==> flow/config.mk <==
export PLATFORM = sky130hd
export DESIGN_NAME = breakout
export DESIGN_NICKNAME = breakout
export VERILOG_FILES = /design/flow/design.v
export SDC_FILE = /design/flow/constraint.sdc
export NUM_CORES = 4
export LEC_CHECK = 0
export ABC_AREA = 1
export CAP_MARGIN = 15
export CORE_MARGIN = 2
export CORE_UTILIZATION = 72
export CTS_CLUSTER_DIAMETER = 105
export GPL_ROUTABILITY_DRIVEN = 0
export PLACE_DENSITY_LB_ADDON = 0.02
export SLEW_MARGIN = 25
==> flow/constraint.sdc <==
create_clock -name core_clock -period 4.05 [get_ports {clk}]
set_input_delay 0.8100 -clock core_clock [delete_from_list [all_inputs] [get_ports {clk}]]
set_output_delay 0.8100 -clock core_clock [all_outputs]
set_load 0.01 [all_outputs]
==> flow/run.sh <==
#!/bin/bash
# the make line also repeats each setting of config.mk as NAME=value (left out here)
make -C /OpenROAD-flow-scripts/flow DESIGN_CONFIG=/design/flow/config.mk WORK_HOME=/design/flow/orfs CLKGATE_MAP_FILE= finish
==> flow/design.v <==
`timescale 1ns / 1ps
module vga(
	input logic clk,
	input logic reset,
	output logic hsync,
	output logic vsync,		
	output logic [9:0] hc,
	output logic [9:0] vc
	);
parameter hpixels = 800;  
parameter vlines = 521;   
parameter hpulse = 96; 	  
parameter vpulse = 2; 	  
parameter hbp = 144; 	  
parameter hfp = 784; 	  
parameter vbp = 31; 	  
parameter vfp = 511; 	  
always @( posedge clk )
begin
		if ( reset )
		begin
			hc <= 0;
			vc <= 0;
		end
		else
		if ( hc < hpixels - 1)
			hc <= hc + 1;
		else
		begin
			hc <= 0;
			if (vc < vlines - 1)
				vc <= vc + 1;
			else
				vc <= 0;
		end
	end
assign hsync = (hc < hpulse) ? 0:1;
assign vsync = (vc < vpulse) ? 0:1;
endmodule
module game(
    input logic clk,
    input logic [9:0] xpos,
    input logic [9:0] ypos,
    input logic rightmove,
    input logic leftmove,
    input logic reset,
    output logic [2:0] red,
    output logic [2:0] green,
    output logic [2:0] blue);
logic [8:0] paddlePosition;
logic [2:0] quadAr, quadBr;
always @(posedge clk)
begin
if ( reset == 1 )
paddlePosition = 280;
else if ( rightmove == 1 )
paddlePosition = paddlePosition + 3;
else if ( leftmove == 1 )
paddlePosition = paddlePosition - 3; 
end
logic [9:0] ballX;
logic [8:0] ballY;
logic ballXpos, ballYpos;
logic Xbounce, Ybounce;
wire endOfFrame = (xpos == 0 && ypos == 480);
integer b; 
always @(posedge clk) 
begin
 if (reset)
 begin
  ballX <= 0;
  ballY <= 0;
 end
 else if (endOfFrame) 
 begin 
  if (ballX == 0 && ballY == 0) 
  begin   
  ballX <= 25;
  ballY <= 280;  
  end
  else
   begin
   if (ballXpos ^ Xbounce) 
    ballX <= ballX + b;  
   else 
    ballX <= ballX - b;  
   if (ballYpos ^ Ybounce) 
    ballY <= ballY + b;   
   else
    ballY <= ballY - b;   
  end
 end 
end
logic [5:0] missTimer; 
logic brick_alive1;
logic brick_alive2;
logic brick_alive3;
logic brick_alive4;
logic brick_alive5;
logic brick_alive6;
logic brick_alive7;
logic brick_alive8;
logic brick_alive9; 
logic brick_alive10;
logic brick_alive11;
logic brick_alive12;
logic brick_alive13;
logic brick_alive14;
logic brick_alive15;
logic brick_alive16;
logic brick_alive17;
logic brick_alive18;
logic brick_alive19;
logic brick_alive20;
logic brick_alive21;
logic brick_alive22;
logic brick_alive23;
logic brick_alive24;
logic brick_alive25;
logic brick_alive26;
logic brick_alive27;
logic brick_alive28;
logic brick_alive29;
logic brick_alive30;
logic brick_alive31;
logic brick_alive32;
logic brick_alive33;
logic brick_alive34;
logic brick_alive35;
logic brick_alive36;
logic brick_alive37;
logic brick_alive38;  
logic brick_alive39;
logic brick_alive40;
logic brick_alive41;
logic brick_alive42;
logic brick_alive43;
logic brick_alive44;
logic brick_alive45; 
logic brick_alive46;
logic brick_alive47;
logic brick_alive48;
logic brick_alive49;
logic brick_alive50;
logic brick_alive51;
logic brick_alive52;
logic brick_alive53;
logic brick_alive54;
logic brick_alive55;
logic brick_alive56;
logic brick_alive57;
logic brick_alive58;
logic brick_alive59;
logic brick_alive60;
logic brick_alive61;
logic brick_alive62;
logic brick_alive63;
logic brick_alive64;
logic brick_alive65;
logic brick_alive66;
logic brick_alive67;
logic brick_alive68;
logic brick_alive69;
logic brick_alive70;
logic brick_alive71;
logic brick_alive72;
logic brick_alive73;
logic brick_alive74;
logic brick_alive75;
logic brick_alive76;
logic brick_alive77;
logic brick_alive78;
logic brick_alive79;
logic brick_alive80;
logic brick_alive81;
logic brick_alive82;
logic brick_alive83;
logic brick_alive84;
logic brick_alive85;
logic brick_alive86;
logic brick_alive87;
logic brick_alive88;
logic brick_alive89;
logic brick_alive90;
logic brick_alive91;
logic brick_alive92;
logic brick_alive93;
logic brick_alive94;
logic brick_alive95;
logic brick_alive96;
wire area = (xpos < 640 && ypos < 480);
wire top = (area && ypos <= 10);
wire bottom = (area && ypos >= 476);
wire left = (area && xpos <= 3);
wire right = (area && xpos >= 637);
wire border = (area && (left || right || top ));
wire brick1 = ((area && xpos >= 13 && xpos <=55 && ypos<=50 && ypos>=30)&& brick_alive1);
wire brick2 = ((area && xpos >= 65 && xpos <=107 && ypos<=50 && ypos>=30)&& brick_alive2);
wire brick3 = ((area && xpos >= 117 && xpos <=159 && ypos<=50 && ypos>=30)&& brick_alive3);
wire brick4 = ((area && xpos >= 169 && xpos <=211 && ypos<=50 && ypos>=30)&& brick_alive4);
wire brick5 = ((area && xpos >= 221 && xpos <=263 && ypos<=50 && ypos>=30)&& brick_alive5);
wire brick6 = ((area && xpos >= 273 && xpos <=315 && ypos<=50 && ypos>=30)&& brick_alive6);
wire brick7 = ((area && xpos >= 325 && xpos <=367 && ypos<=50 && ypos>=30)&& brick_alive7);
wire brick8 = ((area && xpos >= 377 && xpos <=419 && ypos<=50 && ypos>=30)&& brick_alive8);
wire brick9 = ((area && xpos >= 429 && xpos <=471 && ypos<=50 && ypos>=30)&& brick_alive9);
wire brick10 = ((area && xpos >= 481 && xpos <=523 && ypos<=50 && ypos>=30)&& brick_alive10);
wire brick11 = ((area && xpos >= 533 && xpos <=575 && ypos<=50 && ypos>=30)&& brick_alive11);
wire brick12 = ((area && xpos >= 585 && xpos <=627 && ypos<=50 && ypos>=30)&& brick_alive12);
wire brick13 = ((area && xpos >= 13 && xpos <=55 && ypos<=80 && ypos>=60)&& brick_alive13);
wire brick14 = ((area && xpos >= 65 && xpos <=107 && ypos<=80 && ypos>=60)&& brick_alive14);
wire brick15 = ((area && xpos >= 117 && xpos <=159 && ypos<=80 && ypos>=60)&& brick_alive15);
wire brick16 = ((area && xpos >= 169 && xpos <=211 && ypos<=80 && ypos>=60)&& brick_alive16);
wire brick17 = ((area && xpos >= 221 && xpos <=263 && ypos<=80 && ypos>=60)&& brick_alive17);
wire brick18 = ((area && xpos >= 273 && xpos <=315 && ypos<=80 && ypos>=60)&& brick_alive18);
wire brick19 = ((area && xpos >= 325 && xpos <=367 && ypos<=80 && ypos>=60)&& brick_alive19);
wire brick20 = ((area && xpos >= 377 && xpos <=419 && ypos<=80 && ypos>=60)&& brick_alive20);
wire brick21 = ((area && xpos >= 429 && xpos <=471 && ypos<=80 && ypos>=60)&& brick_alive21);
wire brick22 = ((area && xpos >= 481 && xpos <=523 && ypos<=80 && ypos>=60)&& brick_alive22);
wire brick23 = ((area && xpos >= 533 && xpos <=575 && ypos<=80 && ypos>=60)&& brick_alive23);
wire brick24 = ((area && xpos >= 585 && xpos <=627 && ypos<=80 && ypos>=60)&& brick_alive24);
wire brick25 = ((area && xpos >= 13 && xpos <=55 && ypos<=110 && ypos>=90)&& brick_alive25);
wire brick26 = ((area && xpos >= 65 && xpos <=107 && ypos<=110 && ypos>=90)&& brick_alive26);
wire brick27 = ((area && xpos >= 117 && xpos <=159 && ypos<=110 && ypos>=90)&& brick_alive27);
wire brick28 = ((area && xpos >= 169 && xpos <=211 && ypos<=110 && ypos>=90)&& brick_alive28);
wire brick29 = ((area && xpos >= 221 && xpos <=263 && ypos<=110 && ypos>=90)&& brick_alive29);
wire brick30 = ((area && xpos >= 273 && xpos <=315 && ypos<=110 && ypos>=90)&& brick_alive30);
wire brick31 = ((area && xpos >= 325 && xpos <=367 && ypos<=110 && ypos>=90)&& brick_alive31);
wire brick32 = ((area && xpos >= 377 && xpos <=419 && ypos<=110 && ypos>=90)&& brick_alive32);
wire brick33 = ((area && xpos >= 429 && xpos <=471 && ypos<=110 && ypos>=90)&& brick_alive33);
wire brick34 = ((area && xpos >= 481 && xpos <=523 && ypos<=110 && ypos>=90)&& brick_alive34);
wire brick35 = ((area && xpos >= 533 && xpos <=575 && ypos<=110 && ypos>=90)&& brick_alive35);
wire brick36 = ((area && xpos >= 585 && xpos <=627 && ypos<=110 && ypos>=90)&& brick_alive36);
wire brick37 = ((area && xpos >= 13 && xpos <=55 && ypos<=140 && ypos>=120)&& brick_alive37);
wire brick38 = ((area && xpos >= 65 && xpos <=107 && ypos<=140 && ypos>=120)&& brick_alive38);
wire brick39 = ((area && xpos >= 117 && xpos <=159 && ypos<=140 && ypos>=120)&& brick_alive39);
wire brick40 = ((area && xpos >= 169 && xpos <=211 && ypos<=140 && ypos>=120)&& brick_alive40);
wire brick41 = ((area && xpos >= 221 && xpos <=263 && ypos<=140 && ypos>=120)&& brick_alive41);
wire brick42 = ((area && xpos >= 273 && xpos <=315 && ypos<=140 && ypos>=120)&& brick_alive42);
wire brick43 = ((area && xpos >= 325 && xpos <=367 && ypos<=140 && ypos>=120)&& brick_alive43);
wire brick44 = ((area && xpos >= 377 && xpos <=419 && ypos<=140 && ypos>=120)&& brick_alive44);
wire brick45 = ((area && xpos >= 429 && xpos <=471 && ypos<=140 && ypos>=120)&& brick_alive45);
wire brick46 = ((area && xpos >= 481 && xpos <=523 && ypos<=140 && ypos>=120)&& brick_alive46);
wire brick47 = ((area && xpos >= 533 && xpos <=575 && ypos<=140 && ypos>=120)&& brick_alive47);
wire brick48 = ((area && xpos >= 585 && xpos <=627 && ypos<=140 && ypos>=120)&& brick_alive48);
wire brick49 = ((area && xpos >= 13 && xpos <=55 && ypos<=170 && ypos>=150)&& brick_alive49);
wire brick50 = ((area && xpos >= 65 && xpos <=107 && ypos<=170 && ypos>=150)&& brick_alive50);
wire brick51 = ((area && xpos >= 117 && xpos <=159 && ypos<=170 && ypos>=150)&& brick_alive51);
wire brick52 = ((area && xpos >= 169 && xpos <=211 && ypos<=170 && ypos>=150)&& brick_alive52);
wire brick53 = ((area && xpos >= 221 && xpos <=263 && ypos<=170 && ypos>=150)&& brick_alive53);
wire brick54 = ((area && xpos >= 273 && xpos <=315 && ypos<=170 && ypos>=150)&& brick_alive54);
wire brick55 = ((area && xpos >= 325 && xpos <=367 && ypos<=170 && ypos>=150)&& brick_alive55);
wire brick56 = ((area && xpos >= 377 && xpos <=419 && ypos<=170 && ypos>=150)&& brick_alive56);
wire brick57 = ((area && xpos >= 429 && xpos <=471 && ypos<=170 && ypos>=150)&& brick_alive57);
wire brick58 = ((area && xpos >= 481 && xpos <=523 && ypos<=170 && ypos>=150)&& brick_alive58);
wire brick59 = ((area && xpos >= 533 && xpos <=575 && ypos<=170 && ypos>=150)&& brick_alive59);
wire brick60 = ((area && xpos >= 585 && xpos <=627 && ypos<=170 && ypos>=150)&& brick_alive60);
wire brick61 = ((area && xpos >= 13 && xpos <=55 && ypos<=200 && ypos>=180)&& brick_alive61);
wire brick62 = ((area && xpos >= 65 && xpos <=107 && ypos<=200 && ypos>=180)&& brick_alive62);
wire brick63 = ((area && xpos >= 117 && xpos <=159 && ypos<=200 && ypos>=180)&& brick_alive63);
wire brick64 = ((area && xpos >= 169 && xpos <=211 && ypos<=200 && ypos>=180)&& brick_alive64);
wire brick65 = ((area && xpos >= 221 && xpos <=263 && ypos<=200 && ypos>=180)&& brick_alive65);
wire brick66 = ((area && xpos >= 273 && xpos <=315 && ypos<=200 && ypos>=180)&& brick_alive66);
wire brick67 = ((area && xpos >= 325 && xpos <=367 && ypos<=200 && ypos>=180)&& brick_alive67);
wire brick68 = ((area && xpos >= 377 && xpos <=419 && ypos<=200 && ypos>=180)&& brick_alive68);
wire brick69 = ((area && xpos >= 429 && xpos <=471 && ypos<=200 && ypos>=180)&& brick_alive69);
wire brick70 = ((area && xpos >= 481 && xpos <=523 && ypos<=200 && ypos>=180)&& brick_alive70);
wire brick71 = ((area && xpos >= 533 && xpos <=575 && ypos<=200 && ypos>=180)&& brick_alive71);
wire brick72 = ((area && xpos >= 585 && xpos <=627 && ypos<=200 && ypos>=180)&& brick_alive72);
wire brick73 = ((area && xpos >= 13 && xpos <=55 && ypos<=230 && ypos>=210)&& brick_alive73);
wire brick74 = ((area && xpos >= 65 && xpos <=107 && ypos<=230 && ypos>=210)&& brick_alive74);
wire brick75 = ((area && xpos >= 117 && xpos <=159 && ypos<=230 && ypos>=210)&& brick_alive75);
wire brick76 = ((area && xpos >= 169 && xpos <=211 && ypos<=230 && ypos>=210)&& brick_alive76);
wire brick77 = ((area && xpos >= 221 && xpos <=263 && ypos<=230 && ypos>=210)&& brick_alive77);
wire brick78 = ((area && xpos >= 273 && xpos <=315 && ypos<=230 && ypos>=210)&& brick_alive78);
wire brick79 = ((area && xpos >= 325 && xpos <=367 && ypos<=230 && ypos>=210)&& brick_alive79);
wire brick80 = ((area && xpos >= 377 && xpos <=419 && ypos<=230 && ypos>=210)&& brick_alive80);
wire brick81 = ((area && xpos >= 429 && xpos <=471 && ypos<=230 && ypos>=210)&& brick_alive81);
wire brick82 = ((area && xpos >= 481 && xpos <=523 && ypos<=230 && ypos>=210)&& brick_alive82);
wire brick83 = ((area && xpos >= 533 && xpos <=575 && ypos<=230 && ypos>=210)&& brick_alive83);
wire brick84 = ((area && xpos >= 585 && xpos <=627 && ypos<=230 && ypos>=210)&& brick_alive84);
wire brick85 = ((area && xpos >= 13 && xpos <=55 && ypos<=260 && ypos>=240)&& brick_alive85);
wire brick86 = ((area && xpos >= 65 && xpos <=107 && ypos<=260 && ypos>=240)&& brick_alive86);
wire brick87 = ((area && xpos >= 117 && xpos <=159 && ypos<=260 && ypos>=240)&& brick_alive87);
wire brick88 = ((area && xpos >= 169 && xpos <=211 && ypos<=260 && ypos>=240)&& brick_alive88);
wire brick89 = ((area && xpos >= 221 && xpos <=263 && ypos<=260 && ypos>=240)&& brick_alive89);
wire brick90 = ((area && xpos >= 273 && xpos <=315 && ypos<=260 && ypos>=240)&& brick_alive90);
wire brick91 = ((area && xpos >= 325 && xpos <=367 && ypos<=260 && ypos>=240)&& brick_alive91);
wire brick92 = ((area && xpos >= 377 && xpos <=419 && ypos<=260 && ypos>=240)&& brick_alive92);
wire brick93 = ((area && xpos >= 429 && xpos <=471 && ypos<=260 && ypos>=240)&& brick_alive93);
wire brick94 = ((area && xpos >= 481 && xpos <=523 && ypos<=260 && ypos>=240)&& brick_alive94);
wire brick95 = ((area && xpos >= 533 && xpos <=575 && ypos<=260 && ypos>=240)&& brick_alive95);
wire brick96 = ((area && xpos >= 585 && xpos <=627 && ypos<=260 && ypos>=240)&& brick_alive96);
integer a;
wire paddle = (xpos >= paddlePosition+4 && xpos <= paddlePosition+80+a && ypos >= 440 && ypos <= 447); 
wire ball = (xpos >= ballX && xpos <= ballX+5 && ypos >= ballY && ypos <= ballY+5); 
wire background = (area && !(border || paddle || ball));
wire missed = area && missTimer != 0;
wire reditems = (missed || border || paddle || ball || brick1 || brick2 || brick3 || brick4 || brick5 || brick6 || brick7 || brick8 
                                                 || brick9 || brick10 || brick11 || brick12 || brick13 || brick14 || brick15 || brick16 
                 || brick17 || brick18 || brick19 || brick20 || brick21 || brick22 || brick23 || brick24 
                 || brick73 || brick74 || brick75 || brick76 || brick77 || brick78 || brick79 || brick80 
                 || brick81 || brick82 || brick83 || brick84 || brick85 || brick86 || brick87 || brick88 
                 || brick89 || brick90 || brick91 || brick92 || brick93 || brick94 || brick95 || brick96);
wire greenitems = (missed ||  border || paddle ||ball || brick25 || brick26 || brick27 || brick28 || brick29 || brick32
                                  || brick33 || brick34 || brick35 || brick36 || brick37 || brick38 || brick39 || brick40 
                                  || brick41 || brick42 || brick43 || brick44 || brick45 || brick46 || brick47 || brick48 
                                  || brick49 || brick50 || brick51 || brick52 || brick53 || brick54 || brick55 || brick56 
                                  || brick57 || brick58 || brick59 || brick60 || brick61 || brick62 || brick63 || brick64 
                                  || brick65 || brick66 || brick67 || brick68 || brick69 || brick70 || brick71 || brick72 
                                  || brick73 || brick74 || brick75 || brick76 || brick77 || brick78 || brick79 || brick80 
                                  || brick81 || brick82 || brick83 || brick84 || brick85 || brick86 || brick87 || brick88 
                                  || brick89 || brick90 || brick91 || brick92 || brick93 || brick94 || brick95 || brick96);
wire blueitems = (missed ||  border || paddle || ball || brick25 || brick26 || brick27 || brick28 || brick29 || brick30 || brick31 || brick32 
                                                   || brick33 || brick34 || brick35 || brick36 || brick37 || brick38 || brick39 || brick40 
                                                 || brick41 || brick42 || brick43 || brick44 || brick45 || brick46 || brick47 || brick48);
wire red1 = reditems & 1;
wire green1 = greenitems & 1;
wire blue1 = blueitems & 1;
assign red  = { reditems,red1, red1};
assign green =  { greenitems, green1, green1 };
assign blue  =  { blueitems, blue1, blue1 };
always @(posedge clk)
begin
 if (reset)
  begin
  Xbounce <= 0;
  Ybounce <= 0;
  missTimer <= 0;
  ballXpos <= 1;
  ballYpos <= 1;
a = 4;
b = 3;
brick_alive1=1;
brick_alive2=1;
brick_alive3=1;
brick_alive4=1;
brick_alive5=1;
brick_alive6=1;
brick_alive7=1;
brick_alive8=1;
brick_alive9=1; 
brick_alive10=1;
brick_alive11=1;
brick_alive12=1;
brick_alive13=1;
brick_alive14=1;
brick_alive15=1;
brick_alive16=1;
brick_alive17=1;
brick_alive18=1;
brick_alive19=1;
brick_alive20=1;
brick_alive21=1;
brick_alive22=1;
brick_alive23=1;
brick_alive24=1;
brick_alive25=1;
brick_alive26=1;
brick_alive27=1;
brick_alive28=1;
brick_alive29=1;
brick_alive30=1;
brick_alive31=1;
brick_alive32=1;
brick_alive33=1;
brick_alive34=1;
brick_alive35=1;
brick_alive36=1;
brick_alive37=1;
brick_alive38=1;  
brick_alive39=1;
brick_alive40=1;
brick_alive41=1;
brick_alive42=1;
brick_alive43=1;
brick_alive44=1;
brick_alive45=1; 
brick_alive46=1;
brick_alive47=1;
brick_alive48=1;
brick_alive49=1;
brick_alive50=1;
brick_alive51=1;
brick_alive52=1;
brick_alive53=1;
brick_alive54=1;
brick_alive55=1;
brick_alive56=1;
brick_alive57=1;
brick_alive58=1;
brick_alive59=1;
brick_alive60=1;
brick_alive61=1;
brick_alive62=1;
brick_alive63=1;
brick_alive64=1;
brick_alive65=1;
brick_alive66=1;
brick_alive67=1;
brick_alive68=1;
brick_alive69=1;
brick_alive70=1;
brick_alive71=1;
brick_alive72=1;
brick_alive73=1;
brick_alive74=1;
brick_alive75=1;
brick_alive76=1;
brick_alive77=1;
brick_alive78=1;
brick_alive79=1;
brick_alive80=1;
brick_alive81=1;
brick_alive82=1;
brick_alive83=1;
brick_alive84=1;
brick_alive85=1;
brick_alive86=1;
brick_alive87=1;
brick_alive88=1;
brick_alive89=1;
brick_alive90=1;
brick_alive91=1;
brick_alive92=1;
brick_alive93=1;
brick_alive94=1;
brick_alive95=1;
brick_alive96=1;
  end
 else if (!endOfFrame)
  begin
  if (ball && (left || right))
   Xbounce <= 1;
  if (ball && (top || bottom || (paddle && ballYpos)))
   Ybounce <= 1;
  if (ball && bottom)
   missTimer <= 60; 
     if (ball && (area && xpos >= 13 && xpos <=55 && ypos<=50 && ypos>=30)) 
     brick_alive1 = 0;
     if (ball && (area && xpos >= 65 && xpos <=107 && ypos<=50 && ypos>=30)) 
     brick_alive2=0;
     if (ball&& (area && xpos >= 117 && xpos <=159 && ypos<=50 && ypos>=30))
     brick_alive3=0;
     if ( ball && (area && xpos >= 169 && xpos <=211 && ypos<=50 && ypos>=30)) 
    brick_alive4=0;
     if ( ball && (area && xpos >= 221 && xpos <=263 && ypos<=50 && ypos>=30)) 
    brick_alive5=0;
     if ( ball&& (area && xpos >= 273 && xpos <=315 && ypos<=50 && ypos>=30)) 
    brick_alive6=0;
     if (ball&& (area && xpos >= 325 && xpos <=367 && ypos<=50 && ypos>=30)) begin
    brick_alive7=0;
    end
     if ( ball&& (area && xpos >= 377 && xpos <=419 && ypos<=50 && ypos>=30)) begin
    brick_alive8=0;
    end
     if ( ball&& (area && xpos >= 429 && xpos <=471 && ypos<=50 && ypos>=30)) begin
    brick_alive9=0;
    end
     if ( ball && (area && xpos >= 481 && xpos <=523 && ypos<=50 && ypos>=30)) begin
    brick_alive10=0;
    end
     if ( ball && (area && xpos >= 533 && xpos <=575 && ypos<=50 && ypos>=30)) begin
    brick_alive11=0;
    end
     if ( ball && (area && xpos >= 585 && xpos <=627 && ypos<=50 && ypos>=30)) begin
    brick_alive12=0;
    end
     if (ball && (area && xpos >= 13 && xpos <=55 && ypos<=80 && ypos>=60))begin
     brick_alive13 = 0;
    end
     if (ball && (area && xpos >= 65 && xpos <=107 && ypos<=80 && ypos>=60)) begin
     brick_alive14=0;
    end
     if (ball&& (area && xpos >= 117 && xpos <=159 && ypos<=80 && ypos>=60))begin
     brick_alive15=0;
    end
     if ( ball && (area && xpos >= 169 && xpos <=211 && ypos<=80 && ypos>=60)) begin
    brick_alive16=0;
    end
     if ( ball && (area && xpos >= 221 && xpos <=263 && ypos<=80 && ypos>=60)) begin
    brick_alive17=0;
    end
     if ( ball&& (area && xpos >= 273 && xpos <=315 && ypos<=80 && ypos>=60)) begin
    brick_alive18=0;
    end
     if (ball&& (area && xpos >= 325 && xpos <=367 && ypos<=80 && ypos>=60)) begin
    brick_alive19=0;
    end
     if ( ball&& (area && xpos >= 377 && xpos <=419 && ypos<=80 && ypos>=60)) begin
    brick_alive20=0;
    end
     if ( ball&& (area && xpos >= 429 && xpos <=471 && ypos<=80 && ypos>=60)) begin
    brick_alive21=0;
    end
     if ( ball && (area && xpos >= 481 && xpos <=523 && ypos<=80 && ypos>=60)) begin
    brick_alive22=0;
    end
     if ( ball && (area && xpos >= 533 && xpos <=575 && ypos<=80 && ypos>=60)) begin
    brick_alive23=0;
    end
     if ( ball && (area && xpos >= 585 && xpos <=627 && ypos<=80 && ypos>=60)) begin
    brick_alive24=0;
    end
     if (ball && (area && xpos >= 13 && xpos <=55 && ypos<=110 && ypos>=90)) begin
     brick_alive25 = 0;
    end
     if (ball && (area && xpos >= 65 && xpos <=107 && ypos<=110 && ypos>=90)) begin
     brick_alive26=0;
    end
     if (ball&& (area && xpos >= 117 && xpos <=159 && ypos<=110 && ypos>=90))begin
     brick_alive27=0;
    end
     if ( ball && (area && xpos >= 169 && xpos <=211 && ypos<=110 && ypos>=90)) begin
    brick_alive28=0;
    end
     if ( ball && (area && xpos >= 221 && xpos <=263 && ypos<=110 && ypos>=90)) begin
    brick_alive29=0;
    end
     if ( ball&& (area && xpos >= 273 && xpos <=315 && ypos<=110 && ypos>=90)) begin
    brick_alive30=0;
    a=40;
    end
     if (ball&& (area && xpos >= 325 && xpos <=367 && ypos<=110 && ypos>=90)) begin
    brick_alive31=0;
    b=5;
    end
     if ( ball&& (area && xpos >= 377 && xpos <=419 && ypos<=110 && ypos>=90)) begin
    brick_alive32=0;
    end
     if ( ball&& (area && xpos >= 429 && xpos <=471 && ypos<=110 && ypos>=90)) begin
    brick_alive33=0;
    end
     if ( ball && (area && xpos >= 481 && xpos <=523 && ypos<=110 && ypos>=90)) begin
    brick_alive34=0;
    end
     if ( ball && (area && xpos >= 533 && xpos <=575 && ypos<=110 && ypos>=90)) begin
    brick_alive35=0;
    end
     if ( ball && (area && xpos >= 585 && xpos <=627 && ypos<=110 && ypos>=90)) begin
    brick_alive36=0;
    end
     if (ball && (area && xpos >= 13 && xpos <=55 && ypos<=140 && ypos>=120))begin
     brick_alive37 = 0;
    end
     if (ball && (area && xpos >= 65 && xpos <=107 && ypos<=140 && ypos>=120)) begin
     brick_alive38=0;
    end
     if (ball&& (area && xpos >= 117 && xpos <=159 && ypos<=140 && ypos>=120))begin
     brick_alive39=0;
    end
     if ( ball && (area && xpos >= 169 && xpos <=211 && ypos<=140 && ypos>=120)) begin
    brick_alive40=0;
    end
     if ( ball && (area && xpos >= 221 && xpos <=263 && ypos<=140 && ypos>=120)) begin
    brick_alive41=0;
    end
     if ( ball&& (area && xpos >= 273 && xpos <=315 && ypos<=140 && ypos>=120)) begin
    brick_alive42=0;
    end
     if (ball&& (area && xpos >= 325 && xpos <=367 && ypos<=140 && ypos>=120)) begin
    brick_alive43=0;
    end
     if ( ball&& (area && xpos >= 377 && xpos <=419 && ypos<=140 && ypos>=120)) begin
    brick_alive44=0;
    end
     if ( ball&& (area && xpos >= 429 && xpos <=471 && ypos<=140 && ypos>=120)) begin
    brick_alive45=0;
    end
     if ( ball && (area && xpos >= 481 && xpos <=523 && ypos<=140 && ypos>=120)) begin
    brick_alive46=0;
    end
     if ( ball && (area && xpos >= 533 && xpos <=575 && ypos<=140 && ypos>=120)) begin
    brick_alive47=0;
    end
     if ( ball && (area && xpos >= 585 && xpos <=627 && ypos<=140 && ypos>=120)) begin
    brick_alive48=0;
    end
     if (ball && (area && xpos >= 13 && xpos <=55 && ypos<=170 && ypos>=150)) begin
     brick_alive49 = 0;
    end
     if (ball && (area && xpos >= 65 && xpos <=107 && ypos<=170 && ypos>=150)) begin
     brick_alive50=0;
    end
     if (ball&& (area && xpos >= 117 && xpos <=159 && ypos<=170 && ypos>=150))begin
     brick_alive51=0;
    end
     if ( ball && (area && xpos >= 169 && xpos <=211 && ypos<=170 && ypos>=150)) begin
    brick_alive52=0;
    end
     if ( ball && (area && xpos >= 221 && xpos <=263 && ypos<=170 && ypos>=150)) begin
    brick_alive53=0;
    end
     if ( ball&& (area && xpos >= 273 && xpos <=315 && ypos<=170 && ypos>=150)) begin
    brick_alive54=0;
    end
     if (ball&& (area && xpos >= 325 && xpos <=367 && ypos<=170 && ypos>=150)) begin
    brick_alive55=0;
    end
     if ( ball&& (area && xpos >= 377 && xpos <=419 && ypos<=170 && ypos>=150)) begin
    brick_alive56=0;
    end
     if ( ball&& (area && xpos >= 429 && xpos <=471 && ypos<=170 && ypos>=150)) begin
    brick_alive57=0;
    end
     if ( ball && (area && xpos >= 481 && xpos <=523 && ypos<=170 && ypos>=150)) begin
    brick_alive58=0;
    end
     if ( ball && (area && xpos >= 533 && xpos <=575 && ypos<=170 && ypos>=150)) begin
    brick_alive59=0;
    end
     if ( ball && (area && xpos >= 585 && xpos <=627 && ypos<=170 && ypos>=150)) begin
    brick_alive60=0;
    end
     if (ball && (area && xpos >= 13 && xpos <=55 && ypos<=200 && ypos>=180)) begin
     brick_alive61 = 0;
    end
     if (ball && (area && xpos >= 65 && xpos <=107 && ypos<=200 && ypos>=180)) begin
     brick_alive62=0;
    end
     if (ball&& (area && xpos >= 117 && xpos <=159 && ypos<=200 && ypos>=180))begin
     brick_alive63=0;
    end
     if ( ball && (area && xpos >= 169 && xpos <=211 && ypos<=200 && ypos>=180)) begin
    brick_alive64=0;
    end
     if ( ball && (area && xpos >= 221 && xpos <=263 && ypos<=200 && ypos>=180)) begin
    brick_alive65=0;
    end
     if ( ball&& (area && xpos >= 273 && xpos <=315 && ypos<=200 && ypos>=180)) begin
    brick_alive66=0;
    end
     if (ball&& (area && xpos >= 325 && xpos <=367 && ypos<=200 && ypos>=180)) begin
    brick_alive67=0;
    end
     if ( ball&& (area && xpos >= 377 && xpos <=419 && ypos<=200 && ypos>=180)) begin
    brick_alive68=0;
    end
     if ( ball&& (area && xpos >= 429 && xpos <=471 && ypos<=200 && ypos>=180)) begin
    brick_alive69=0;   
    end
     if ( ball && (area && xpos >= 481 && xpos <=523 && ypos<=200 && ypos>=180)) begin
    brick_alive70=0;
    end
     if ( ball && (area && xpos >= 533 && xpos <=575 && ypos<=200 && ypos>=180)) begin
    brick_alive71=0;
    end
     if ( ball && (area && xpos >= 585 && xpos <=627 && ypos<=200 && ypos>=180)) begin
    brick_alive72=0;
    end
     if (ball && (area && xpos >= 13 && xpos <=55 && ypos<=230 && ypos>=210)) begin
     brick_alive73 =0;
    end
     if (ball && (area && xpos >= 65 && xpos <=107 && ypos<=230 && ypos>=210)) begin
     brick_alive74=0;
    end
     if (ball&& (area && xpos >= 117 && xpos <=159 && ypos<=230 && ypos>=210))begin
     brick_alive75=0;
    end
     if ( ball && (area && xpos >= 169 && xpos <=211 && ypos<=230 && ypos>=210)) begin
    brick_alive76=0;
    end
     if ( ball && (area && xpos >= 221 && xpos <=263 && ypos<=230 && ypos>=210)) begin
    brick_alive77=0;
    end
     if ( ball&& (area && xpos >= 273 && xpos <=315 && ypos<=230 && ypos>=210)) begin
    brick_alive78=0;
    end
     if (ball&& (area && xpos >= 325 && xpos <=367 && ypos<=230 && ypos>=210)) begin
    brick_alive79=0;
    end
     if ( ball&& (area && xpos >= 377 && xpos <=419 && ypos<=230 && ypos>=210)) begin
    brick_alive80=0;
    end
     if ( ball&& (area && xpos >= 429 && xpos <=471 && ypos<=230 && ypos>=210)) begin
    brick_alive81=0;
    end
     if ( ball && (area && xpos >= 481 && xpos <=523 && ypos<=230 && ypos>=210)) begin
    brick_alive82=0;
    end
     if ( ball && (area && xpos >= 533 && xpos <=575 && ypos<=230 && ypos>=210)) begin
    brick_alive83=0;
    end
     if ( ball && (area && xpos >= 585 && xpos <=627 && ypos<=230 && ypos>=210)) begin
    brick_alive84=0;
    end
     if (ball && (area && xpos >= 13 && xpos <=55 && ypos<=260 && ypos>=240)) begin
     brick_alive85 = 0;
    end
     if (ball && (area && xpos >= 65 && xpos <=107 && ypos<=260 && ypos>=240)) begin
     brick_alive86=0;
    end
     if (ball&& (area && xpos >= 117 && xpos <=159 && ypos<=260 && ypos>=240))begin
     brick_alive87=0;
    end
     if ( ball && (area && xpos >= 169 && xpos <=211 && ypos<=260 && ypos>=240)) begin
    brick_alive88=0;
    end
     if ( ball && (area && xpos >= 221 && xpos <=263 && ypos<=260 && ypos>=240)) begin
    brick_alive89=0;
    end
     if ( ball&& (area && xpos >= 273 && xpos <=315 && ypos<=260 && ypos>=240)) begin
    brick_alive90=0;
    end
     if (ball&& (area && xpos >= 325 && xpos <=367 && ypos<=260 && ypos>=240)) begin
    brick_alive91=0;
    end
     if ( ball&& (area && xpos >= 377 && xpos <=419 && ypos<=260 && ypos>=240)) begin
    brick_alive92=0;
    end
     if ( ball&& (area && xpos >= 429 && xpos <=471 && ypos<=260 && ypos>=240)) begin
    brick_alive93=0;
    end
     if ( ball && (area && xpos >= 481 && xpos <=523 && ypos<=260 && ypos>=240)) begin
    brick_alive94=0;
    end
     if ( ball && (area && xpos >= 533 && xpos <=575 && ypos<=260 && ypos>=240)) begin
    brick_alive95=0;
    end
     if ( ball && (area && xpos >= 585 && xpos <=627 && ypos<=260 && ypos>=240)) begin
    brick_alive96=0;
    end    
 end
  else 
  begin
  if (ballX == 0 && ballY == 0)
   begin 
   ballXpos <= 1;
   ballYpos <= 1;
   Xbounce <= 0;
   Ybounce <= 0;
  end 
  else 
  begin
   if (Xbounce)
    ballXpos <= ~ballXpos;
   if (Ybounce)
    ballYpos <= ~ballYpos;   
   Xbounce <= 0; 
   Ybounce <= 0; 
   if (missTimer != 0)
    missTimer <= missTimer - 1;
  end
 end
end  
endmodule
module breakout(
    input logic clk,
    input logic right,
    input logic left,
    input logic reset,
    output logic [2:0] red,
    output logic [2:0] green,
    output logic [2:0] blue,
    output logic hsync,
    output logic vsync
    );
logic [9:0] xpos;
logic [9:0] ypos;
vga signal_generator_inst(clk, reset, hsync, vsync, xpos, ypos);
game game_inst(clk, xpos, ypos, right, left, reset, red, green, blue);                                                                  
endmodule
==> qor.yml, run 1 <==
status: "finished with violations"
failed_checks: "negative setup slack"
slew_violations: 0
slowest_delay_ns: 0.33
synthCells: 1708
syn_area_per_cell_um2: 6.56
viasPerCell: 6.29
ys_chip_area_um2: 11200
rr_worst_depth: 27
powerDensity_nw_per_um2: 300
cts_tree: "built"
clockPowerShare: 0.426
rsz0062_at_grt: "yes"
antenna_found_initial: 0
max_freq_ghz: 0.238
dp_hpwl_um: 23500
ir_drop_mv: 0.312
syn-num-nets: 1811
reg2reg_to: "game_inst.missTimer[4]"
antenna_left: 0
area_leaders: "dfxtp_1 (28%), nand2_1 (13%), ha_1 (11%)"
yosys_warnings: 2
seqCellArea_um2: 3150
path_delay_family: "simple AND/OR/NAND/NOR gates"
fp.coreArea_um2: 15200
grt_max_degree: 54
period_used_share: 1.04
fin_crit_ns: 4.21
grt_pass1_wl_um: 53400
compound_area_frac: 0.130
die_x_um: 129
worstPathRequired_ns: 3.24
p_comb_frac: 0.153
most_common_cell: "nand2_1"
fin_util: 0.827
nNetsFinal: 1859
rrSetupSlack_ns: 0.05
top_power_group: "clock"
numClockSinks: 156
grt-ovfl-total: 0
drtIter0Drc: 2130
warning_count: 36
ys.flops: 156
die_h_um: 129
critPathMaxFanout: 3
ys_types: 54
drtPass1Iterations: 12
yosys.area.top_type: "dfxtp_1"
top_area_frac: 0.279
clk_transition_reported_paths_ns: 0.07
relSlewSlack: 0.334
cp_slowest_cell: "dfxtp_2"
fin_skew_ns: 0.0120
vias: 12301
cts_buffer_depth: 2
worstHoldPathType: "flip-flop to flip-flop"
async_flop_share: 0
syn_to_final_growth_pct: 12.2
switching_share: 0.302
post-place-cells: 1904
topCombFamilyByArea: "simple AND/OR/NAND/NOR gates"
yosys-top-cells-count: "nand2_1 (399), nor2_1 (238), inv_1 (173), nand3_1 (158), dfxtp_1 (156)"
power.internal_mw: 2.63
layout_setup_ws_ns: -0.157
grt_usage: 0.403
fillers: 1072
pwr-share-seq: 0.422
worstPathArrival_ns: 3.40
start_kind: "flip-flop"
p_clk_mw: 1.61
path_depth: 20
crit_type: "flip-flop to output port"
synth-edff-count: 0
leakagePower_nw: 6.08
synthFlopType: "dfxtp_1"
fp_util: 0.737
p_sw_mw: 1.14
rows: 45
crit_chain: "buf_4 > ha_4 > nor2_4 > buf_4 > nor3_1 > xor2_1 > ha_1 > nand2_1 > nor2_1 > nand3_1 > o21ai_2 > inv_2 > a21oi_4 > nand3_4 > nand3_4 > inv_2 > nand2_2 > nor2_4 > nand2_2 > buf_2"
tightest_slew_ns: 0.992
remaining_drc_errors: 0
cap_violations: 0
cts_root_buf: "clkbuf_16"
finalHoldViolCount: 0
p_total_mw: 3.77
drt-total-wl_um: 34400
ys_sh_adder: 0.113
ios: 15
layout.cells.non_filler: 1957
ys_cells: 1708
setup_tns_ns: -1.16
hp-start: "game_inst.brick_alive50"
simple_gate_share: 0.348
die-area_um2: 16600
postSynthSeqShare: 0.279
routedWlPerCell_um: 17.6
r2r-start: "game_inst.ballX[1]"
hold_depth: 2
end_kind: "output port"
final-comb-area_um2: 7200
critPathCapture: "green[2]"
htree_num_levels: 4
portBuffers: 14
ys_sh_xor: 0.0359
critPathBufInv: 5
grt_pass1_vias: 11264
p_comb_mw: 0.575
hold_end: "game_inst.brick_alive50"
p_seq_mw: 1.59
hold_buffers: 0
setup_viol: 9
num_antenna_cells: 0
clk-insertion-delay-late_ns: 0.44
startpoint: "game_inst.ballX[1]"
syn-cell-area_um2: 11200
mux_share: 0
cts_made_buffers: 17
==> cell type report <==
type	count	share of cell area
sequential	156	0.250
clock inverter	15	0.0120
inverter	188	0.0565
clock buffer	17	0.0338
timing repair buffer	93	0.0556
tap	188	0.0187
multi-input combinational	1300	0.573
==> per-layer routing <==
layer  global-route usage  up-vias  share of wire  wire (µm)
met4                0.169        0          0.046       1570
met1                0.524     5538           0.39      13500
li1                     -     5752              -          -
met3                0.115      195           0.12       4100
met5                    0        -              0          0
met2                0.629      816           0.44      15200
==> through the flow <==
| stage | area, µm² | hold slack, ns | setup WS, ns |
|---|---|---|---|
| 2_1_floorplan | 11200 | 0.419 | 0.440 |
| 3_3_place_gp | 11700 | 0.428 | 0.0351 |
| 5_1_grt | 12600 | 0.463 | -0.249 |
| 4_1_cts | 12400 | 0.446 | 0.000764 |
| 6_report | 12600 | 0.447 | -0.157 |
| 3_5_place_dp | 11700 | 0.432 | -0.0534 |
==> timing repair <==
action,in CTS,in global routing
pin swaps,4,21
buffers inserted,14,7
setup endpoints to repair,9,9
gates resized,41,64
==> run 2, diff against run 1 <==
- CAP_MARGIN: 15 -> 40
- CELL_PAD_IN_SITES_DETAIL_PLACEMENT: unset -> 1
- CELL_PAD_IN_SITES_GLOBAL_PLACEMENT: unset -> 1
- CORE_ASPECT_RATIO: unset -> 1.16
- CORE_UTILIZATION: 72 -> 40
- CTS_CLUSTER_DIAMETER: 105 -> 291
- GPL_ROUTABILITY_DRIVEN: 0 -> 1
- HOLD_SLACK_MARGIN: unset -> -0.02
- MAX_ROUTING_LAYER: unset -> met4
- PLACE_DENSITY_LB_ADDON: 0.02 -> unset
- SETUP_SLACK_MARGIN: unset -> -0.57
- SLEW_MARGIN: 25 -> 20
- clock period: 4.05 -> 8.0 ns (I/O delays scaled with it)
==> qor.yml, run 2 <==
vias: 11411  # was 12301
switching_share: 0.297  # was 0.302
fin_skew_ns: 0.0115  # was 0.0120 ns
r2r-start: "game_inst.ballX[0]"  # was game_inst.ballX[1]
topCombFamilyByArea: "simple AND/OR/NAND/NOR gates"  # unchanged
yosys_warnings: 2  # unchanged
tightest_slew_ns: 0.836  # was 0.992 ns
most_common_cell: "nand2_1"  # unchanged
fp.coreArea_um2: 27800  # was 15200 µm²
nNetsFinal: 1796  # was 1859
p_comb_frac: 0.130  # was 0.153
critPathCapture: "green[2]"  # unchanged
dp_hpwl_um: 29900  # was 23500 µm
fp_util: 0.403  # was 0.737
worstPathRequired_ns: 6.40  # was 3.24 ns
die-area_um2: 29400  # was 16600 µm²
cts_setup_buffers: 0  # was 14
grt_pass1_vias: 11628  # was 11264
yosys.area.top_type: "dfxtp_1"  # unchanged
hold_depth: 2  # unchanged
final_area_um2: 12200  # was 12600 µm²
period_used_share: 0.764  # was 1.04
rr_worst_depth: 19  # was 27
slew_violations: 0  # unchanged
ir_drop_mv: 0.108  # was 0.312 mV
grt_pass1_wl_um: 63200  # was 53400 µm
htree_num_levels: 4  # unchanged
cts_resized: 0  # was 41
grt_max_degree: 45  # was 54
fin_crit_ns: 6.11
syn-cell-area_um2: 11200  # unchanged
die_h_um: 184  # was 129 µm
drtPass1Iterations: 5  # was 12
warning_count: 37  # was 36
place_area_um2: 11600  # was 11700 µm²
ys_chip_area_um2: 11200  # unchanged
place_congestion: 0.894
synthCells: 1708  # unchanged
p_sw_mw: 0.583  # was 1.14 mW
remaining_drc_errors: 0  # unchanged
worstPathArrival_ns: 4.51  # was 3.40 ns
hold_end: "game_inst.brick_alive83"  # was game_inst.brick_alive50
drt-total-wl_um: 39500  # was 34400 µm
syn-num-nets: 1811  # unchanged
worstHoldPathType: "flip-flop to flip-flop"  # unchanged
crit_path_frequent_cell: "nand2_1"
rrSetupSlack_ns: 3.85  # was 0.05 ns
rsz0062_at_grt: "no"  # was yes
grt_usage: 0.281  # was 0.403
ys_sh_xor: 0.0359  # unchanged
pwr-share-seq: 0.411  # was 0.422
relSlewSlack: 0.441  # was 0.334
ys_sh_adder: 0.113  # unchanged
syn_area_per_cell_um2: 6.56  # unchanged
mux_share: 0  # unchanged
hold_buffers: 0  # unchanged
num_antenna_cells: 0  # unchanged
simple_gate_share: 0.348  # unchanged
critPathMaxFanout: 15  # was 3
fin_util: 0.439  # was 0.827
path_depth: 20  # unchanged
antenna_found_initial: 0  # unchanged
p_clk_mw: 0.899  # was 1.61 mW
startpoint: "game_inst.ballX[0]"  # was game_inst.ballX[1]
setup_tns_ns: 0  # was -1.16 ns
cts_buffer_depth: 2  # unchanged
antenna_left: 0  # unchanged
ios: 15  # unchanged
critPathBufInv: 4  # was 5
powerDensity_nw_per_um2: 160  # was 300 nW/µm²
clk-insertion-delay-late_ns: 0.45  # was 0.44 ns
hp-start: "game_inst.brick_alive83"  # was game_inst.brick_alive50
ys_types: 54  # unchanged
cap_violations: 0  # unchanged
start_kind: "flip-flop"  # unchanged
area_leaders: "dfxtp_1 (28%), nand2_1 (13%), ha_1 (11%)"  # unchanged
status: "finished clean"  # was finished with violations
p_total_mw: 1.96  # was 3.77 mW
crit_chain: "inv_1 > o21ai_0 > nand2_1 > nor3_1 > nand3_1 > xor2_1 > ha_1 > nand2_1 > nor2_1 > nand3_1 > o21ai_1 > inv_1 > a21oi_2 > nand3_2 > nand3_1 > inv_1 > nand2_1 > nor2_2 > nand2_1 > clkdlybuf4s50_1"  # was buf_4 > ha_4 > nor2_4 > buf_4 > nor3_1 > xor2_1 > ha_1 > nand2_1 > nor2_1 > nand3_1 > o21ai_2 > inv_2 > a21oi_4 > nand3_4 > nand3_4 > inv_2 > nand2_2 > nor2_4 > nand2_2 > buf_2
p_comb_mw: 0.255  # was 0.575 mW
slowest_delay_ns: 0.56  # was 0.33 ns
power.internal_mw: 1.38  # was 2.63 mW
cp_slowest_cell: "clkdlybuf4s50_1"  # was dfxtp_2
ys_cells: 1708  # unchanged
path_delay_family: "simple AND/OR/NAND/NOR gates"  # unchanged
yosys-top-cells-count: "nand2_1 (399), nor2_1 (238), inv_1 (173), nand3_1 (158), dfxtp_1 (156)"  # unchanged
portBuffers: 14  # unchanged
synthFlopType: "dfxtp_1"  # unchanged
leakagePower_nw: 5.81  # was 6.08 nW
p_seq_mw: 0.806  # was 1.59 mW
cts_tree: "built"  # unchanged
async_flop_share: 0  # unchanged
end_kind: "output port"  # unchanged
clockPowerShare: 0.459  # was 0.426
synth-edff-count: 0  # unchanged
grt-ovfl-total: 0  # unchanged
top_area_frac: 0.279  # unchanged
reg2reg_to: "game_inst.brick_alive19"  # was game_inst.missTimer[4]
numClockSinks: 156  # unchanged
ys.flops: 156  # unchanged
postSynthSeqShare: 0.279  # unchanged
viasPerCell: 5.49  # was 6.29
die_x_um: 159  # was 129 µm
routedWlPerCell_um: 19.0  # was 17.6 µm
top_power_group: "clock"  # unchanged
max_freq_ghz: 0.164
compound_area_frac: 0.130  # unchanged
cts_root_buf: "clkbuf_16"  # unchanged
syn_to_final_growth_pct: 9.01  # was 12.2%
rows: 66  # was 45
cts_made_buffers: 17  # unchanged
setup_viol: 0  # was 9
finalHoldViolCount: 0  # unchanged
drtIter0Drc: 543  # was 2130
clk_transition_reported_paths_ns: 0.07  # about the same
crit_type: "flip-flop to output port"  # unchanged
[run 2: final cells by class]
| type | instances | area (µm²) |
|---|---|---|
| Clock buffer | 18 | 429 |
| Clock inverter | 14 | 194 |
| Fill cell | 3738 | 15600 |
| Inverter | 188 | 707 |
| Multi-Input combinational cell | 1300 | 7030 |
| Sequential cell | 156 | 3120 |
| Tap cell | 374 | 468 |
| Timing Repair Buffer | 30 | 269 |
[run 2: through the flow]
stage / hold WS (ns) / cells / setup WS (ns)
6_report: 0.448 / 2080 / 1.89
3_5_place_dp: 0.435 / 2047 / 2.36
4_1_cts: 0.451 / 2079 / 1.86
5_1_grt: 0.471 / 2080 / 1.50
3_3_place_gp: 0.428 / 2041 / 2.50
2_1_floorplan: 0.419 / 1708 / 3.60
[run 2: layer usage]
layer	up-vias	track usage	routed length, µm
met5	-	-	0
met4	0	0.109	1260
met3	75	0.0322	1130
met2	201	0.497	19800
met1	5519	0.329	17300
li1	5616	-	-
==> run 3, diff against run 2 <==
- CAP_MARGIN: 40 -> 20
- CELL_PAD_IN_SITES_DETAIL_PLACEMENT: 1 -> unset
- CELL_PAD_IN_SITES_GLOBAL_PLACEMENT: 1 -> unset
- CORE_ASPECT_RATIO: 1.16 -> unset
- CORE_UTILIZATION: 40 -> 72
- CTS_CLUSTER_DIAMETER: 291 -> unset
- GPL_ROUTABILITY_DRIVEN: 1 -> unset
- HOLD_SLACK_MARGIN: -0.02 -> unset
- MAX_ROUTING_LAYER: met4 -> unset
- PLACE_DENSITY_LB_ADDON: unset -> 0.2
- SETUP_SLACK_MARGIN: -0.57 -> unset
==> qor.yml, run 3 <==
status: "finished clean"  # unchanged
p_comb_frac: 0.131  # was 0.130
ir_drop_mv: 0.138  # was 0.108 mV
antenna_left: 0  # unchanged
post-place-cells: 1856  # was 2047
clk_transition_reported_paths_ns: 0.07  # about the same
synthCells: 1708  # unchanged
simple_gate_share: 0.348  # unchanged
num_antenna_cells: 0  # unchanged
numClockSinks: 156  # unchanged
cts_buffer_depth: 2  # unchanged
p_comb_mw: 0.245  # was 0.255 mW
slowest_delay_ns: 0.55  # was 0.56 ns
antenna_found_initial: 0  # unchanged
synthFlopType: "dfxtp_1"  # unchanged
ys_types: 54  # unchanged
worstPathArrival_ns: 4.55  # was 4.51 ns
cap_violations: 0  # unchanged
tightest_slew_ns: 0.989  # was 0.836 ns
die-area_um2: 16600  # was 29400 µm²
slew_violations: 0  # unchanged
end_kind: "output port"  # unchanged
hold_end: "game_inst.brick_alive81"  # was game_inst.brick_alive83
relSlewSlack: 0.338  # was 0.441
max_freq_ghz: 0.162  # was 0.164 GHz
hp-start: "game_inst.brick_alive81"  # was game_inst.brick_alive83
most_common_cell: "nand2_1"  # unchanged
hold_depth: 2  # unchanged
layout.cells.non_filler: 1888  # was 2080
ys_chip_area_um2: 11200  # unchanged
clk-insertion-delay-late_ns: 0.44  # was 0.45 ns
cts_root_buf: "clkbuf_16"  # unchanged
place_area_um2: 11300  # was 11600 µm²
dp_hpwl_um: 23200  # was 29900 µm
htree_num_levels: 4  # unchanged
final_area_um2: 11900  # was 12200 µm²
drtPass1Iterations: 8  # was 5
worstPathRequired_ns: 6.40  # about the same
yosys_warnings: 2  # unchanged
syn_to_final_growth_pct: 6.02  # was 9.01%
power.internal_mw: 1.32  # was 1.38 mW
fp.coreArea_um2: 15200  # was 27800 µm²
postSynthSeqShare: 0.279  # unchanged
leakagePower_nw: 5.74  # was 5.81 nW
area_leaders: "dfxtp_1 (28%), nand2_1 (13%), ha_1 (11%)"  # unchanged
die_x_um: 129  # was 159 µm
yosys.area.top_type: "dfxtp_1"  # unchanged
path_depth: 20  # unchanged
period_used_share: 0.769  # was 0.764
crit_chain: "inv_1 > o21ai_0 > nand2_1 > nor3_1 > nand3_1 > xor2_1 > ha_1 > nand2_1 > nor2_1 > nand3_1 > o21ai_1 > inv_1 > a21oi_2 > nand3_2 > nand3_1 > inv_1 > nand2_1 > nor2_2 > nand2_1 > clkdlybuf4s50_1"  # unchanged
grt_usage: 0.394  # was 0.281
cp_slowest_cell: "clkdlybuf4s50_1"  # unchanged
ys_sh_adder: 0.113  # unchanged
yosys-top-cells-count: "nand2_1 (399), nor2_1 (238), inv_1 (173), nand3_1 (158), dfxtp_1 (156)"  # unchanged
finalHoldViolCount: 0  # unchanged
top_area_frac: 0.279  # unchanged
p_clk_mw: 0.824  # was 0.899 mW
place_congestion: 0.977  # was 0.894
viasPerCell: 6.30  # was 5.49
topCombFamilyByArea: "simple AND/OR/NAND/NOR gates"  # unchanged
drt-total-wl_um: 32800  # was 39500 µm
syn-cell-area_um2: 11200  # unchanged
setup_viol: 0  # unchanged
setup_tns_ns: 0  # unchanged
hold_buffers: 0  # unchanged
pre_cts_ws_ns: 2.57  # was 2.36 ns
portBuffers: 14  # unchanged
rows: 45  # was 66
critPathBufInv: 4  # unchanged
synth-edff-count: 0  # unchanged
rr_worst_depth: 18  # was 19
fp_util: 0.737  # was 0.403
pwr-share-seq: 0.429  # was 0.411
p_seq_mw: 0.805  # was 0.806 mW
grt_pass1_wl_um: 52200  # was 63200 µm
top_power_group: "clock"  # unchanged
clockPowerShare: 0.440  # was 0.459
cts_setup_buffers: 0  # unchanged
ys_sh_xor: 0.0359  # unchanged
crit_type: "flip-flop to output port"  # unchanged
cts_made_buffers: 17  # unchanged
powerDensity_nw_per_um2: 158  # was 160 nW/µm²
switching_share: 0.298  # was 0.297
r2r-start: "game_inst.ballX[0]"  # unchanged
syn_area_per_cell_um2: 6.56  # unchanged
warning_count: 35  # was 37
drtIter0Drc: 1687  # was 543
routedWlPerCell_um: 17.4  # was 19.0 µm
path_delay_family: "simple AND/OR/NAND/NOR gates"  # unchanged
reg2reg_to: "game_inst.a[2]"  # was game_inst.brick_alive19
async_flop_share: 0  # unchanged
critPathCapture: "green[1]"  # was green[2]
cts_tree: "built"  # unchanged
syn-num-nets: 1811  # unchanged
vias: 11891  # was 11411
rsz0062_at_grt: "no"  # unchanged
rrSetupSlack_ns: 3.50  # was 3.85 ns
nNetsFinal: 1790  # was 1796
grt_pass1_vias: 10734  # was 11628
ys_cells: 1708  # unchanged
fillers: 1161  # was 3738
p_sw_mw: 0.559  # was 0.583 mW
mux_share: 0  # unchanged
startpoint: "game_inst.ballX[0]"  # unchanged
critPathMaxFanout: 15  # unchanged
grt-ovfl-total: 0  # unchanged
remaining_drc_errors: 0  # unchanged
die_h_um: 129  # was 184 µm
fin_skew_ns: 0.0117  # was 0.0115 ns
crit_path_frequent_cell: "nand2_1"  # unchanged
grt_max_degree: 65  # was 45
p_total_mw: 1.87  # was 1.96 mW
cts_resized: 0  # unchanged
ys.flops: 156  # unchanged
worstHoldPathType: "flip-flop to flip-flop"  # unchanged
layout_setup_ws_ns: 1.85  # was 1.89 ns
compound_area_frac: 0.130  # unchanged
start_kind: "flip-flop"  # unchanged
fin_crit_ns: 6.15  # was 6.11 ns
ios: 15  # unchanged
-- run 3: per-layer routing --
layer  track usage  up-vias  routed length, µm
li1              -     5608                  -
met1         0.528     5389              13400
met2         0.608      767              14200
met3        0.0956      127               3950
met4         0.167        0               1230
met5             0        -                  0
-- run 3: area by class of cell --
cell class	count	area (µm²)	share of cell area
multi-input cells	1300	7020	0.591
well taps	188	235	0.0198
clock buffers	18	439	0.0370
clock inverters	14	145	0.0122
repair buffers	24	210	0.0177
flip-flops and latches	156	3120	0.263
inverters	188	707	0.0595
-- run 3: stage by stage --
stage / util / hold WS (ns)
floorplan: - / 0.419
global placement: 0.743 / 0.428
detailed placement: 0.743 / 0.433
CTS: 0.782 / 0.448
global route: 0.782 / 0.460
finish: 0.782 / 0.446
==> run 4, diff against run 3 <==
- CAP_MARGIN: 20 -> 0
- CTS_CLUSTER_DIAMETER: unset -> 347
- CTS_CLUSTER_SIZE: unset -> 21
- GPL_ROUTABILITY_DRIVEN: unset -> 0
- PLACE_DENSITY_LB_ADDON: 0.2 -> 0.02
- SLEW_MARGIN: 20 -> 25
- clock period: 8.0 -> 3.61 ns (I/O delays scaled with it)
==> qor.yml, run 4 <==
status: "finished with violations"  # was finished clean
failed_checks: "negative setup slack"
fin_skew_ns: 0.0118  # was 0.0117 ns
leakagePower_nw: 6.38  # was 5.74 nW
mux_share: 0  # unchanged
async_flop_share: 0  # unchanged
p_clk_mw: 1.76  # was 0.824 mW
slowest_delay_ns: 0.35  # was 0.55 ns
hold_depth: 2  # unchanged
viasPerCell: 6.40  # was 6.30
die-area_um2: 16600  # unchanged
pwr-share-seq: 0.415  # was 0.429
nNetsFinal: 1914  # was 1790
rrSetupSlack_ns: 0.08  # was 3.50 ns
fin_crit_ns: 4.07
remaining_drc_errors: 0  # unchanged
syn-cell-area_um2: 11200  # unchanged
layout_setup_ws_ns: -0.457  # was 1.85 ns
path_delay_family: "simple AND/OR/NAND/NOR gates"  # unchanged
topCombFamilyByArea: "simple AND/OR/NAND/NOR gates"  # unchanged
clockPowerShare: 0.411  # was 0.440
rows: 45  # unchanged
synthFlopType: "dfxtp_1"  # unchanged
hold_end: "game_inst.brick_alive72"  # was game_inst.brick_alive81
reg2reg_to: "game_inst.brick_alive70"  # was game_inst.a[2]
antenna_left: 0  # unchanged
postSynthSeqShare: 0.279  # unchanged
worstHoldPathType: "flip-flop to flip-flop"  # unchanged
finalHoldViolCount: 0  # unchanged
dp_hpwl_um: 24600  # was 23200 µm
crit_type: "flip-flop to output port"  # unchanged
synthCells: 1708  # unchanged
ys_sh_adder: 0.113  # unchanged
crit_chain: "buf_4 > ha_4 > nor2_4 > nor2_1 > nand4_1 > xor2_1 > inv_1 > ha_1 > nand2_1 > nor2_1 > nand3_1 > o21ai_1 > inv_1 > a21oi_4 > nand3_2 > nand3_4 > inv_2 > nand2_2 > nor2_2 > nand2_1 > buf_2"  # was inv_1 > o21ai_0 > nand2_1 > nor3_1 > nand3_1 > xor2_1 > ha_1 > nand2_1 > nor2_1 > nand3_1 > o21ai_1 > inv_1 > a21oi_2 > nand3_2 > nand3_1 > inv_1 > nand2_1 > nor2_2 > nand2_1 > clkdlybuf4s50_1
numClockSinks: 156  # unchanged
cp_slowest_cell: "dfxtp_2"  # was clkdlybuf4s50_1
grt_pass1_vias: 11740  # was 10734
area_leaders: "dfxtp_1 (28%), nand2_1 (13%), ha_1 (11%)"  # unchanged
p_comb_frac: 0.174  # was 0.131
end_kind: "output port"  # unchanged
drtPass1Iterations: 11  # was 8
worstPathArrival_ns: 3.34  # was 4.55 ns
antenna_found_initial: 0  # unchanged
cts_root_buf: "clkbuf_16"  # unchanged
startpoint: "game_inst.ballX[0]"  # unchanged
clk-insertion-delay-late_ns: 0.45  # was 0.44 ns
htree_num_levels: 4  # unchanged
rsz0062_at_grt: "yes"  # was no
hold_buffers: 0  # unchanged
hp-start: "game_inst.brick_alive72"  # was game_inst.brick_alive81
syn-num-nets: 1811  # unchanged
grt-ovfl-total: 0  # unchanged
slew_violations: 0  # unchanged
ys_types: 54  # unchanged
path_depth: 21  # was 20
powerDensity_nw_per_um2: 329  # was 158 nW/µm²
clk_transition_reported_paths_ns: 0.07  # about the same
ys.flops: 156  # unchanged
warning_count: 37  # was 35
p_sw_mw: 1.36  # was 0.559 mW
p_comb_mw: 0.748  # was 0.245 mW
max_freq_ghz: 0.246
critPathCapture: "green[2]"  # was green[1]
tightest_slew_ns: 1.03  # was 0.989 ns
top_area_frac: 0.279  # unchanged
grt_pass1_wl_um: 56900  # was 52200 µm
synth-edff-count: 0  # unchanged
fillers: 920  # was 1161
setup_tns_ns: -3.89  # was 0 ns
ir_drop_mv: 0.471  # was 0.138 mV
syn_area_per_cell_um2: 6.56  # unchanged
ios: 15  # unchanged
yosys.area.top_type: "dfxtp_1"  # unchanged
cts_tree: "built"  # unchanged
top_power_group: "registers"  # was clock
grt_max_degree: 62  # was 65
drt-total-wl_um: 37200  # was 32800 µm
fp_util: 0.737  # unchanged
cap_violations: 0  # unchanged
ys_cells: 1708  # unchanged
yosys_warnings: 2  # unchanged
switching_share: 0.316  # was 0.298
start_kind: "flip-flop"  # unchanged
ys_sh_xor: 0.0359  # unchanged
ys_chip_area_um2: 11200  # unchanged
drtIter0Drc: 2197  # was 1687
cts_buffer_depth: 2  # unchanged
cts_made_buffers: 17  # unchanged
worstPathRequired_ns: 2.89  # was 6.40 ns
critPathMaxFanout: 7  # was 15
r2r-start: "game_inst.ballX[0]"  # unchanged
period_used_share: 1.13  # was 0.769
grt_usage: 0.429  # was 0.394
die_h_um: 129  # unchanged
pre_cts_ws_ns: -0.442  # was 2.57 ns
critPathBufInv: 5  # was 4
portBuffers: 14  # unchanged
routedWlPerCell_um: 18.5  # was 17.4 µm
power.internal_mw: 2.94  # was 1.32 mW
most_common_cell: "nand2_1"  # unchanged
p_seq_mw: 1.78  # was 0.805 mW
fp.coreArea_um2: 15200  # unchanged
syn_to_final_growth_pct: 16.6  # was 6.02%
relSlewSlack: 0.314  # was 0.338
rr_worst_depth: 21  # was 18
simple_gate_share: 0.348  # unchanged
yosys-top-cells-count: "nand2_1 (399), nor2_1 (238), inv_1 (173), nand3_1 (158), dfxtp_1 (156)"  # unchanged
setup_viol: 9  # was 0
die_x_um: 129  # unchanged
vias: 12877  # was 11891
compound_area_frac: 0.130  # unchanged
-- run 4: cell type report --
type / count / area [µm²] / area share
clock inverters: 14 / 131 / 0.0101
inverters: 188 / 707 / 0.0541
repair buffers: 148 / 1190 / 0.0909
clock buffers: 18 / 429 / 0.0328
diodes: 1 / 2.50 / 0.000191
well taps: 188 / 235 / 0.0180
flip-flops and latches: 156 / 3140 / 0.240
multi-input cells: 1300 / 7240 / 0.554
-- run 4: per-stage QoR --
| stage | util | cells | total power [mW] | area [µm²] | hold WS, ns |
|---|---|---|---|---|---|
| after floorplan | - | 1708 | 2.24 | 11200 | 0.419 |
| after global placement | 0.807 | 1973 | 2.40 | 12300 | 0.429 |
| after detailed placement | 0.807 | 1973 | 2.43 | 12300 | 0.433 |
| after CTS | 0.850 | 2009 | 4.19 | 12900 | 0.447 |
| after global routing | 0.860 | 2012 | 4.42 | 13100 | 0.463 |
| final | 0.860 | 2013 | 4.29 | 13100 | 0.449 |
-- run 4: metal layers --
layer	part of all wire	vias up	wire [µm]	track usage
met1	0.37	5796	13800	0.539
li1	-	5861	-	-
met5	0	-	0	0
met2	0.44	950	16600	0.689
met3	0.12	270	4640	0.100
met4	0.059	0	2190	0.219
-- run 4: timing repair --
item	4_1_cts	5_1_grt
setup endpoints to repair	9	9
gates resized	68	28
buffers inserted	4	4
pin swaps	18	23
==> run 5, diff against run 4 <==
- CAP_MARGIN: 0 -> 20
- CORE_MARGIN: 2 -> 10
- CORE_UTILIZATION: 72 -> 59
- CTS_CLUSTER_DIAMETER: 347 -> 304
- CTS_CLUSTER_SIZE: 21 -> 100
- GPL_ROUTABILITY_DRIVEN: 0 -> unset
- PLACE_DENSITY: unset -> 0.4
- PLACE_DENSITY_LB_ADDON: 0.02 -> unset
- SETUP_SLACK_MARGIN: unset -> 1.94
- SLEW_MARGIN: 25 -> 20
- TNS_END_PERCENT: unset -> 10
- clock period: 3.61 -> 8.0 ns (I/O delays scaled with it)
==> qor.yml, run 5 <==
mux_share: 0  # unchanged
pwr-share-seq: 0.430  # was 0.415
rows: 50  # was 45
num_antenna_cells: 0  # was 1
path_delay_family: "simple AND/OR/NAND/NOR gates"  # unchanged
vias: 11302  # was 12877
grt-ovfl-total: 0  # unchanged
crit_path_frequent_cell: "nand2_1"
critPathBufInv: 2  # was 5
final_area_um2: 11900  # was 13100 µm²
die_h_um: 158  # was 129 µm
nNetsFinal: 1788  # was 1914
post-place-cells: 1900  # was 1973
clk_transition_reported_paths_ns: 0.07  # about the same
compound_area_frac: 0.130  # unchanged
antenna_found_initial: 0  # unchanged
cts_buffer_depth: 2  # unchanged
remaining_drc_errors: 0  # unchanged
path_depth: 13  # was 21
drtIter0Drc: 1122  # was 2197
critPathCapture: "green[2]"  # unchanged
startpoint: "signal_generator_inst.vc[2]"  # was game_inst.ballX[0]
ys.flops: 156  # unchanged
power.internal_mw: 1.29  # was 2.94 mW
max_freq_ghz: 0.177
viasPerCell: 5.85  # was 6.40
dp_hpwl_um: 23900  # was 24600 µm
worstPathArrival_ns: 4.04  # was 3.34 ns
top_area_frac: 0.279  # unchanged
numClockSinks: 156  # unchanged
fin_crit_ns: 5.64
synthFlopType: "dfxtp_1"  # unchanged
layout.cells.non_filler: 1932  # was 2013
clockPowerShare: 0.442  # was 0.411
clk-insertion-delay-late_ns: 0.45  # about the same
antenna_left: 0  # unchanged
area_leaders: "dfxtp_1 (28%), nand2_1 (13%), ha_1 (11%)"  # unchanged
ir_drop_mv: 0.134  # was 0.471 mV
p_seq_mw: 0.805  # was 1.78 mW
p_total_mw: 1.87  # was 4.29 mW
p_clk_mw: 0.827  # was 1.76 mW
powerDensity_nw_per_um2: 157  # was 329 nW/µm²
die_x_um: 158  # was 129 µm
simple_gate_share: 0.348  # unchanged
status: "finished clean"  # was finished with violations
start_kind: "flip-flop"  # unchanged
pre_cts_ws_ns: 2.56  # was -0.442 ns
fp.coreArea_um2: 18700  # was 15200 µm²
finalHoldViolCount: 0  # unchanged
cts_root_buf: "clkbuf_16"  # unchanged
place_congestion: 0.950
grt_pass1_wl_um: 53600  # was 56900 µm
postSynthSeqShare: 0.279  # unchanged
cts_tree: "built"  # unchanged
yosys-top-cells-count: "nand2_1 (399), nor2_1 (238), inv_1 (173), nand3_1 (158), dfxtp_1 (156)"  # unchanged
layout_setup_ws_ns: 2.36  # was -0.457 ns
worst_hold_slack_ns: 0.446  # was 0.449 ns
fin_util: 0.639  # was 0.860
slew_violations: 0  # unchanged
period_used_share: 0.705  # was 1.13
routedWlPerCell_um: 17.0  # was 18.5 µm
rrSetupSlack_ns: 4.04  # was 0.08 ns
top_power_group: "clock"  # was registers
grt_usage: 0.267  # was 0.429
rsz0062_at_grt: "no"  # was yes
drt-total-wl_um: 32800  # was 37200 µm
ys_chip_area_um2: 11200  # unchanged
slowest_delay_ns: 0.75  # was 0.35 ns
worstHoldPathType: "flip-flop to flip-flop"  # unchanged
hold_depth: 2  # unchanged
relSlewSlack: 0.260  # was 0.314
rr_worst_depth: 18  # was 21
setup_tns_ns: 0  # was -3.89 ns
hp-start: "game_inst.brick_alive71"  # was game_inst.brick_alive72
grt_pass1_vias: 10453  # was 11740
yosys.area.top_type: "dfxtp_1"  # unchanged
htree_num_levels: 4  # unchanged
fin_skew_ns: 0.0175  # was 0.0118 ns
p_sw_mw: 0.579  # was 1.36 mW
fp_util: 0.599  # was 0.737
ys_sh_adder: 0.113  # unchanged
ys_types: 54  # unchanged
p_comb_frac: 0.129  # was 0.174
warning_count: 37  # unchanged
async_flop_share: 0  # unchanged
ios: 15  # unchanged
place_area_um2: 11300  # was 12300 µm²
topCombFamilyByArea: "simple AND/OR/NAND/NOR gates"  # unchanged
syn_area_per_cell_um2: 6.56  # unchanged
syn_to_final_growth_pct: 6.58  # was 16.6%
cts_made_buffers: 17  # unchanged
hold_end: "game_inst.brick_alive71"  # was game_inst.brick_alive72
portBuffers: 14  # unchanged
most_common_cell: "nand2_1"  # unchanged
synthCells: 1708  # unchanged
drtPass1Iterations: 6  # was 11
leakagePower_nw: 5.74  # was 6.38 nW
critPathMaxFanout: 18  # was 7
p_comb_mw: 0.241  # was 0.748 mW
crit_chain: "nand2_1 > inv_1 > nand2_1 > nand2_1 > o21ai_1 > nor2_2 > nand3_1 > nand4_1 > nor2_1 > nand2_1 > nor2_2 > nand2_1 > clkdlybuf4s50_1"  # was buf_4 > ha_4 > nor2_4 > nor2_1 > nand4_1 > xor2_1 > inv_1 > ha_1 > nand2_1 > nor2_1 > nand3_1 > o21ai_1 > inv_1 > a21oi_4 > nand3_2 > nand3_4 > inv_2 > nand2_2 > nor2_2 > nand2_1 > buf_2
r2r-start: "game_inst.ballY[0]"  # was game_inst.ballX[0]
switching_share: 0.309  # was 0.316
-- run 5: metal layers --
layer  routed length [µm]  up-vias  track usage  part of all wire
li1                     -     5608            -                 -
met1                15300     5189        0.371              0.47
met2                14500      456        0.418              0.44
met3                 2560       49       0.0518             0.078
met4                  418        0       0.0565             0.013
met5                    0        -            0                 0
-- run 5: timing repair --
| item | CTS | global route |
|---|---|---|
| gates resized | 0 | 4 |
| hold buffers | 0 | 0 |
| buffers inserted | 0 | 0 |
| setup endpoints to repair | 0 | 9 |
-- run 5: cell type report --
class	instances	area, µm²
timing repair buffer	22	195
fill	1793	6760
multi-input combinational	1300	7040
tap	234	293
clock buffer	18	439
inverter	188	707
clock inverter	14	146
sequential	156	3120
Power is estimated from default activity; no workload was simulated.
